==> violet <==
Design myCPU, start of the top module:
module myCPU (
    input  wire         cpu_rst,
    input  wire         cpu_clk,
    output wire [13:0]  inst_addr,
    input  wire [31:0]  inst,
    output wire [31:0]  Bus_addr,
    input  wire [31:0]  Bus_rdata,
    output wire         Bus_wen,
    output wire [31:0]  Bus_wdata
);
Settings: LEC_CHECK=0, ABC_AREA=1, CAP_MARGIN=15, CELL_PAD_IN_SITES_DETAIL_PLACEMENT=2, CORE_ASPECT_RATIO=0.74, CORE_MARGIN=3, CORE_UTILIZATION=62, GPL_ROUTABILITY_DRIVEN=0, HOLD_SLACK_MARGIN=0.13, MAX_ROUTING_LAYER=met4, MIN_ROUTING_LAYER=met2, PLACE_DENSITY=0.85, SETUP_SLACK_MARGIN=-0.46, SLEW_MARGIN=20; clock period 10.2 ns.
run.sh (not shown) runs the stock make flow with config.mk's settings and CLKGATE_MAP_FILE=.
==> inputs of indigo, as changes to violet <==
Settings changed: ABC_AREA 1 to 0, CAP_MARGIN 15 to 20, CELL_PAD_IN_SITES_DETAIL_PLACEMENT 2 to default, CORE_ASPECT_RATIO 0.74 to default, CORE_MARGIN 3 to 2, CORE_UTILIZATION 62 to 72, CTS_CLUSTER_DIAMETER from default to 364, CTS_CLUSTER_SIZE from default to 14, GPL_ROUTABILITY_DRIVEN 0 to default, HOLD_SLACK_MARGIN 0.13 to default, MAX_ROUTING_LAYER met4 to default, MIN_ROUTING_LAYER met2 to default, PLACE_DENSITY 0.85 to default, PLACE_DENSITY_LB_ADDON from default to 0.01, SETUP_SLACK_MARGIN -0.46 to 1.41, SLEW_MARGIN 20 to 40.
==> flow/constraint.sdc (replaced) <==
create_clock -name core_clock -period 4.78 [get_ports {cpu_clk}]
set_input_delay 0.9560 -clock core_clock [delete_from_list [all_inputs] [get_ports {cpu_clk}]]
set_output_delay 0.9560 -clock core_clock [all_outputs]
set_load 0.01 [all_outputs]
==> inputs of pepper, as changes to violet <==
Settings changed: ABC_AREA 1 to default, CAP_MARGIN 15 to 20, CELL_PAD_IN_SITES_DETAIL_PLACEMENT 2 to default, CORE_ASPECT_RATIO 0.74 to default, CORE_MARGIN 3 to 2, CORE_UTILIZATION 62 to 40, GPL_ROUTABILITY_DRIVEN 0 to default, HOLD_SLACK_MARGIN 0.13 to default, MAX_ROUTING_LAYER met4 to default, MIN_ROUTING_LAYER met2 to default, PLACE_DENSITY 0.85 to default, SETUP_SLACK_MARGIN -0.46 to default.
==> flow/constraint.sdc (replaced) <==
create_clock -name core_clock -period 8.31 [get_ports {cpu_clk}]
set_input_delay 1.6620 -clock core_clock [delete_from_list [all_inputs] [get_ports {cpu_clk}]]
set_output_delay 1.6620 -clock core_clock [all_outputs]
set_load 0.01 [all_outputs]
==> results <==
- Against pepper, the synthesized cell count of violet is larger by about 70%.
- violet failed in 3_5_place_dp. pepper ran to the end with no violations. indigo did not get past 5_1_grt on GRT-0116.
- Die size: indigo < violet < pepper.
- Of pepper and violet, violet has the higher area after synthesis (gap about 3.6%, measured against violet).


==> job 3930: inputs <==
myCPU again, from the RTL that the note above started with.
make LEC_CHECK=0 ABC_AREA=0 CAP_MARGIN=15 CELL_PAD_IN_SITES_DETAIL_PLACEMENT=2 CELL_PAD_IN_SITES_GLOBAL_PLACEMENT=1 CORE_ASPECT_RATIO=0.91 CORE_MARGIN=10 CORE_UTILIZATION=69 CTS_CLUSTER_DIAMETER=159 GPL_ROUTABILITY_DRIVEN=1 MIN_ROUTING_LAYER=met2 PLACE_DENSITY_LB_ADDON=0.11 SETUP_SLACK_MARGIN=0.25 SLEW_MARGIN=15 finish   # period 7.47 ns
==> job 2468 (differences from job 3930) <==
- ABC_AREA: 0 -> unset
- CAP_MARGIN: 15 -> 35
- CELL_PAD_IN_SITES_DETAIL_PLACEMENT: 2 -> unset
- CELL_PAD_IN_SITES_GLOBAL_PLACEMENT: 1 -> 3
- CORE_ASPECT_RATIO: 0.91 -> 0.93
- CORE_MARGIN: 10 -> 2
- CORE_UTILIZATION: 69 -> 51
- CTS_CLUSTER_DIAMETER: 159 -> 375
- GPL_ROUTABILITY_DRIVEN: 1 -> unset
- MIN_ROUTING_LAYER: met2 -> unset
- PLACE_DENSITY_LB_ADDON: 0.11 -> 0.2
- SETUP_SLACK_MARGIN: 0.25 -> unset
- SLEW_MARGIN: 15 -> 20
==> flow/constraint.sdc (replaced) <==
create_clock -name core_clock -period 11.0 [get_ports {cpu_clk}]
set_input_delay 2.2000 -clock core_clock [delete_from_list [all_inputs] [get_ports {cpu_clk}]]
set_output_delay 2.2000 -clock core_clock [all_outputs]
set_load 0.01 [all_outputs]
==> job 7760 (differences from job 3930) <==
- ABC_AREA: 0 -> unset
- CAP_MARGIN: 15 -> 20
- CELL_PAD_IN_SITES_DETAIL_PLACEMENT: 2 -> unset
- CELL_PAD_IN_SITES_GLOBAL_PLACEMENT: 1 -> unset
- CORE_ASPECT_RATIO: 0.91 -> unset
- CORE_MARGIN: 10 -> 2
- CORE_UTILIZATION: 69 -> 72
- CTS_CLUSTER_DIAMETER: 159 -> unset
- PLACE_DENSITY: unset -> 0.58
- PLACE_DENSITY_LB_ADDON: 0.11 -> unset
- SETUP_SLACK_MARGIN: 0.25 -> 1.17
- SLEW_MARGIN: 15 -> 40
- TNS_END_PERCENT: unset -> 45
==> flow/constraint.sdc (replaced) <==
create_clock -name core_clock -period 5.12 [get_ports {cpu_clk}]
set_input_delay 1.0240 -clock core_clock [delete_from_list [all_inputs] [get_ports {cpu_clk}]]
set_output_delay 1.0240 -clock core_clock [all_outputs]
set_load 0.01 [all_outputs]
==> summary of the runs <==
Synthesized cell count is the same in job 7760 and job 3930.
Area after synthesis is the same in job 3930 and job 2468.
Of job 2468 and job 7760, job 2468 has the higher die size (gap 41%, measured against job 7760).
Job 2468 finished clean. Job 7760 failed in global routing. Job 3930 aborted during detailed placement.
==> figures <==
Total die size: job 3930 130000 sq um; job 2468 160000 sq um; job 7760 114000 sq um
Outcome: job 3930 stopped before the end; job 2468 finished clean; job 7760 stopped before the end
Last stage reached: job 3930 detailed placement; job 2468 -; job 7760 global routing
Dpl cell area: job 3930 -; job 2468 84100 sq um; job 7760 87400 sq um
Master cell of the clock root buffer: job 3930 -; job 2468 sky130_fd_sc_hd__clkbuf_16; job 7760 sky130_fd_sc_hd__clkbuf_16
TritonCTS sink count: job 3930 -; job 2468 1546; job 7760 1546
Buffer levels on the longest clock path: job 3930 -; job 2468 3; job 7760 3
Synth area leader: job 3930 sky130_fd_sc_hd__edfxtp_1; job 2468 sky130_fd_sc_hd__edfxtp_1; job 7760 sky130_fd_sc_hd__edfxtp_1
Initial core utilization: job 3930 0.699; job 2468 0.512; job 7760 0.723
Most numerous cell in the Yosys netlist: job 3930 sky130_fd_sc_hd__edfxtp_1; job 2468 sky130_fd_sc_hd__edfxtp_1; job 7760 sky130_fd_sc_hd__edfxtp_1
Number of buffers inserted for hold repair after clock tree synthesis: job 3930 -; job 2468 0; job 7760 0
Width of the die: job 3930 377 um; job 2468 414 um; job 7760 337 um
Placed cells: job 3930 -; job 2468 7558; job 7760 7472
H-tree lvl count: job 3930 -; job 2468 4; job 7760 4
Buffers inserted during post-CTS setup optimization: job 3930 -; job 2468 0; job 7760 10
Height of the chip: job 3930 344 um; job 2468 386 um; job 7760 337 um
Proportion of synthesized chip area in sequential cells: job 3930 0.549; job 2468 0.549; job 7760 0.549
CTS Buf Count: job 3930 -; job 2468 161; job 7760 153
Quantity of gates resized following cts: job 3930 -; job 2468 0; job 7760 152
Standard cell core area: job 3930 114000 sq um; job 2468 156000 sq um; job 7760 110000 sq um
DP Wirelength: job 3930 -; job 2468 193 mm; job 7760 228 mm
Final weighted congestion in routability-driven placement: job 3930 1.36; job 2468 0.989; job 7760 1.29
DP Worst Slack: job 3930 -; job 2468 1.82 ns; job 7760 -2.56 ns
Site Rows: job 3930 118; job 2468 140; job 7760 122
